==> inputs of pepper <==
## TopLevelModule
module TopLevelModule(
    input clk,                    
    input [2:0] switches,        
    input confirm_key1,   
input confirm_key2,     
    input reset_key,            
    output [1:0] player_led,     
    output [1:0] winner_led           
);
    wire [2:0] column_select;
    wire confirm_move1;
wire confirm_move2;
    wire reset_game;
    wire [1:0] current_player;
    wire game_over;
    InputProcessor input_proc(
        .clk(clk),
        .switches(switches),
        .confirm_key1(confirm_key1),
        .confirm_key2(confirm_key2),
        .reset_key(reset_key),
        .column(column_select),
        .confirm1(confirm_move1),
.confirm2(confirm_move2),
        .reset(reset_game)
    );
    control control_unit(
        .clk(clk),
        .reset(reset_game),
        .column_select(column_select),
        .confirm_move1(confirm_move1),
        .confirm_move2(confirm_move2),
        .current_player(current_player),
        .game_over(game_over), .winner(winner_led)
    );
    assign player_led = current_player;
endmodule
Settings: LEC_CHECK=0, ABC_AREA=1, CAP_MARGIN=0, CORE_MARGIN=2, CORE_UTILIZATION=72, CTS_CLUSTER_DIAMETER=365, CTS_CLUSTER_SIZE=14, PLACE_DENSITY=0.37, SLEW_MARGIN=20; clock period 4.35 ns.
run.sh (not shown) runs the stock make flow with config.mk's settings and CLKGATE_MAP_FILE=.
==> inputs of delta, as changes to pepper <==
--- a/flow/config.mk
+++ b/flow/config.mk
@@ -6,10 +6,11 @@
 export NUM_CORES = 4
 export LEC_CHECK = 0
 export ABC_AREA = 1
-export CAP_MARGIN = 0
+export CAP_MARGIN = 20
 export CORE_MARGIN = 2
 export CORE_UTILIZATION = 72
-export CTS_CLUSTER_DIAMETER = 365
-export CTS_CLUSTER_SIZE = 14
-export PLACE_DENSITY = 0.37
+export CTS_CLUSTER_DIAMETER = 362
+export CTS_CLUSTER_SIZE = 28
+export PLACE_DENSITY = 0.66
+export SETUP_SLACK_MARGIN = 1.28
 export SLEW_MARGIN = 20
==> flow/constraint.sdc (replaced) <==
create_clock -name core_clock -period 4.41 [get_ports {clk}]
set_input_delay 0.8820 -clock core_clock [delete_from_list [all_inputs] [get_ports {clk}]]
set_output_delay 0.8820 -clock core_clock [all_outputs]
set_load 0.01 [all_outputs]
==> results <==
item                                                                                    delta                pepper
Outcome                                                                stopped before the end       failed layout checks
Last stage reached                                                                    5_1_grt                     -
Reasons for failing layout checks                                                           -  negative setup slack
Post-CTS setup buffer count                                                                47                    12
Final HPWL DP                                                                         15.5 mm               15.7 mm
Width of the die                                                                       108 um                108 um
Total of buffers placed on input and output ports                                          10                    10
Placed Cells                                                                             1300                  1306
Placeable core region                                                              10400 um^2            10400 um^2
Complex-gate fraction of the synthesized area                                           16.7%                 16.7%
Initial core utilization                                                                74.5%                 74.5%
Post-CTS sizing                                                                            29                    25
Die Outline Area                                                                   11600 um^2            11600 um^2
Net count entering floorplan                                                             1163                  1163
Post-placement worst setup slack                                                    -0.113 ns             -0.166 ns
Instance area after placement                                                       8530 um^2             8460 um^2
RD Place Congestion                                                                      1.01                  1.06
Parity-gate share of the synthesized area counting xor and xnor cells                   1.13%                 1.13%
Sequential share of the synthesized area                                                31.8%                 31.8%
Area leader share                                                                       29.3%                 29.3%
Netlist area before placement                                                       7760 um^2             7760 um^2

---

==> inputs of amber <==
==> flow/design.v <==
module InputProcessor (
    input clk,               
    input [2:0] switches,    
    input confirm_key1,       
input confirm_key2,
    input reset_key,       
    output reg [2:0] column, 
    output reg confirm1,       
output reg confirm2,
    output reg reset        
);
    always @(posedge clk) begin
        column <= switches; 
    end
    always @(posedge clk) begin
        confirm1 <= !confirm_key1; 
	confirm2 <= !confirm_key2;
        reset <= !reset_key;      
    end
endmodule
module gameLogic(
    input clk,
    input reset,
    input [2:0] column,
    input player,
    input confirm_move,
    output reg [1:0] win,
    output reg [1:0] winner
);
    reg [83:0] grid;
    reg [83:0] grid_next;
    reg token_placed;
    reg confirm_prev;
    reg [1:0] win_next;
    wire [1:0] token = player ? 2'b01 : 2'b10;
    wire place = confirm_move && !confirm_prev;
    integer i, j;
function automatic [1:0] checkWin(input [83:0] g, input [1:0] playerToken);
    integer col, row, count, i;
begin
    checkWin = 2'b00;
    for (row = 0; row < 6; row = row + 1) begin
        count = 0;
        for (col = 0; col < 7; col = col + 1) begin
            if (g[(col*6+row)*2 +: 2] == playerToken) begin
                count = count + 1;
                if (count == 4) begin
                    checkWin = 2'b01;
                end
            end else count = 0;
        end
    end
    for (col = 0; col < 7; col = col + 1) begin
        count = 0;
        for (row = 0; row < 6; row = row + 1) begin
            if (g[(col*6+row)*2 +: 2] == playerToken) begin
                count = count + 1;
                if (count == 4) begin
                    checkWin = 2'b01;
                end
            end else count = 0;
        end
    end
    for (row = 0; row < 3; row = row + 1) begin
        for (col = 0; col < 4; col = col + 1) begin
            count = 0;
            for (i = 0; i < 4; i = i + 1) begin
                if (g[((col+i)*6+(row+i))*2 +: 2] == playerToken) begin
                    count = count + 1;
                    if (count == 4) begin
                        checkWin = 2'b01;
                    end
                end else count = 0;
            end
        end
    end
    for (row = 3; row < 6; row = row + 1) begin
        for (col = 0; col < 4; col = col + 1) begin
            count = 0;
            for (i = 0; i < 4; i = i + 1) begin
                if (g[((col+i)*6+(row-i))*2 +: 2] == playerToken) begin
                    count = count + 1;
                    if (count == 4) begin
                        checkWin = 2'b01;
                    end
                end else count = 0;
            end
        end
    end
end
endfunction
    always @* begin
        grid_next = grid;
        token_placed = 0;
        for (i = 0; i < 7; i = i + 1) begin
            if (column == i) begin
                for (j = 0; j < 6; j = j + 1) begin
                    if (!token_placed && grid[(i*6+j)*2 +: 2] == 2'b00) begin
                        grid_next[(i*6+j)*2 +: 2] = token;
                        token_placed = 1;
                    end
                end
            end
        end
        win_next = checkWin(grid_next, token);
    end
    always @(posedge clk) begin
        confirm_prev <= confirm_move;
    end
    always @(posedge clk or posedge reset) begin
        if (reset) begin
            grid <= 84'd0;
            win <= 2'b00;
            winner <= 2'b00;
        end else if (place && token_placed) begin
            grid <= grid_next;
            win <= win_next;
            winner <= win_next[0] ? token : 2'b00;
        end
    end
endmodule
module control(
    input clk,                 
    input reset,               
    input [2:0] column_select, 
    input confirm_move1,
    input confirm_move2,       
    output reg [1:0] current_player, 
    output reg game_over,      
	 output [1:0] winner
);
    parameter IDLE_STATE = 3'b000,
              PLAYER1_TURN = 3'b001,
              PLAYER2_TURN = 3'b010,
              CHECK_MOVE = 3'b011,
				  win_state = 3'b100;
    reg [2:0] state; 
wire confirm_move = (current_player==2'b01)?confirm_move1:confirm_move2;
    wire [1:0]win;
    gameLogic game_logic(
        .clk(clk),
        .reset(reset),
        .column(column_select),
        .player(current_player == 2'b01), 
        .confirm_move(confirm_move),
        .win(win),
		  .winner(winner)
    );
    always @(posedge clk or posedge reset) begin
        if (reset) begin
            state <= IDLE_STATE;
            current_player <= 2'b01;  
            game_over <= 0;
        end
        else begin
            case (state)
                IDLE_STATE: begin
                    if (confirm_move) begin
                        state <= CHECK_MOVE;
                    end
                end
                PLAYER1_TURN: begin
                    if (confirm_move) begin
                        state <= CHECK_MOVE;
                    end
                end
                PLAYER2_TURN: begin
                    if (confirm_move) begin
                        state <= CHECK_MOVE;
                    end
                end
                CHECK_MOVE: begin
                    if (win) begin
                        state <= win_state; 
                    end else begin
                        current_player <= (current_player == 2'b01) ? 2'b10 : 2'b01;
                        state <= (current_player == 2'b01) ? PLAYER1_TURN : PLAYER2_TURN;
                    end
                end
					 win_state: begin
					 game_over <= 1; 
					 end
                default: state <= IDLE_STATE;
            endcase
        end
    end
endmodule
module TopLevelModule(
    input clk,                    
    input [2:0] switches,        
    input confirm_key1,   
input confirm_key2,     
    input reset_key,            
    output [1:0] player_led,     
    output [1:0] winner_led           
);
    wire [2:0] column_select;
    wire confirm_move1;
wire confirm_move2;
    wire reset_game;
    wire [1:0] current_player;
    wire game_over;
    InputProcessor input_proc(
        .clk(clk),
        .switches(switches),
        .confirm_key1(confirm_key1),
        .confirm_key2(confirm_key2),
        .reset_key(reset_key),
        .column(column_select),
        .confirm1(confirm_move1),
.confirm2(confirm_move2),
        .reset(reset_game)
    );
    control control_unit(
        .clk(clk),
        .reset(reset_game),
        .column_select(column_select),
        .confirm_move1(confirm_move1),
        .confirm_move2(confirm_move2),
        .current_player(current_player),
        .game_over(game_over), .winner(winner_led)
    );
    assign player_led = current_player;
endmodule
==> flow/run.sh <==
#!/bin/bash
# the make line also repeats each setting of config.mk as NAME=value (left out here)
make -C /OpenROAD-flow-scripts/flow DESIGN_CONFIG=/design/flow/config.mk WORK_HOME=/design/flow/orfs CLKGATE_MAP_FILE= finish
==> flow/config.mk <==
export PLATFORM = sky130hd
export DESIGN_NAME = TopLevelModule
export DESIGN_NICKNAME = TopLevelModule
export VERILOG_FILES = /design/flow/design.v
export SDC_FILE = /design/flow/constraint.sdc
export NUM_CORES = 4
export LEC_CHECK = 0
export ABC_AREA = 1
export CAP_MARGIN = 20
export CORE_MARGIN = 2
export CORE_UTILIZATION = 68
export CTS_CLUSTER_DIAMETER = 365
export PLACE_DENSITY = 0.37
export SLEW_MARGIN = 20
==> flow/constraint.sdc <==
create_clock -name core_clock -period 4.35 [get_ports {clk}]
set_input_delay 0.8700 -clock core_clock [delete_from_list [all_inputs] [get_ports {clk}]]
set_output_delay 0.8700 -clock core_clock [all_outputs]
set_load 0.01 [all_outputs]
==> willow: changes against amber <==
Settings changed: ABC_AREA 1 to default, CORE_UTILIZATION 68 to 59, CTS_CLUSTER_DIAMETER 365 to default, PLACE_DENSITY 0.37 to default.
==> flow/constraint.sdc (replaced) <==
create_clock -name core_clock -period 11.4 [get_ports {clk}]
set_input_delay 2.2800 -clock core_clock [delete_from_list [all_inputs] [get_ports {clk}]]
set_output_delay 2.2800 -clock core_clock [all_outputs]
set_load 0.01 [all_outputs]
==> indigo: changes against amber <==
Settings changed: ABC_AREA 1 to default, CELL_PAD_IN_SITES_DETAIL_PLACEMENT from default to 0, CORE_UTILIZATION 68 to 40, CTS_CLUSTER_DIAMETER 365 to default, GPL_TIMING_DRIVEN from default to 0, PLACE_DENSITY 0.37 to default, TNS_END_PERCENT from default to 80.
==> flow/constraint.sdc (replaced) <==
create_clock -name core_clock -period 6.97 [get_ports {clk}]
set_input_delay 1.3940 -clock core_clock [delete_from_list [all_inputs] [get_ports {clk}]]
set_output_delay 1.3940 -clock core_clock [all_outputs]
set_load 0.01 [all_outputs]
==> comparison <==
- Cell area, highest first: amber, indigo, willow.
- Sequential share of layout area: willow > indigo > amber.
- Against indigo, the fmax of willow is higher by 14%.
- Of amber and willow, amber has the higher hold slack (gap 33 ps).
- Synthesized cell count is the same in willow and indigo.
- Die area, highest first: indigo, willow, amber.
- Against willow, the non-clock buffer count of amber is higher by 102.
- indigo completed with no timing, DRC or antenna violations. amber reached the layout checks and failed them: negative setup slack. willow produced a clean layout.
- Global-route usage: willow > amber > indigo.
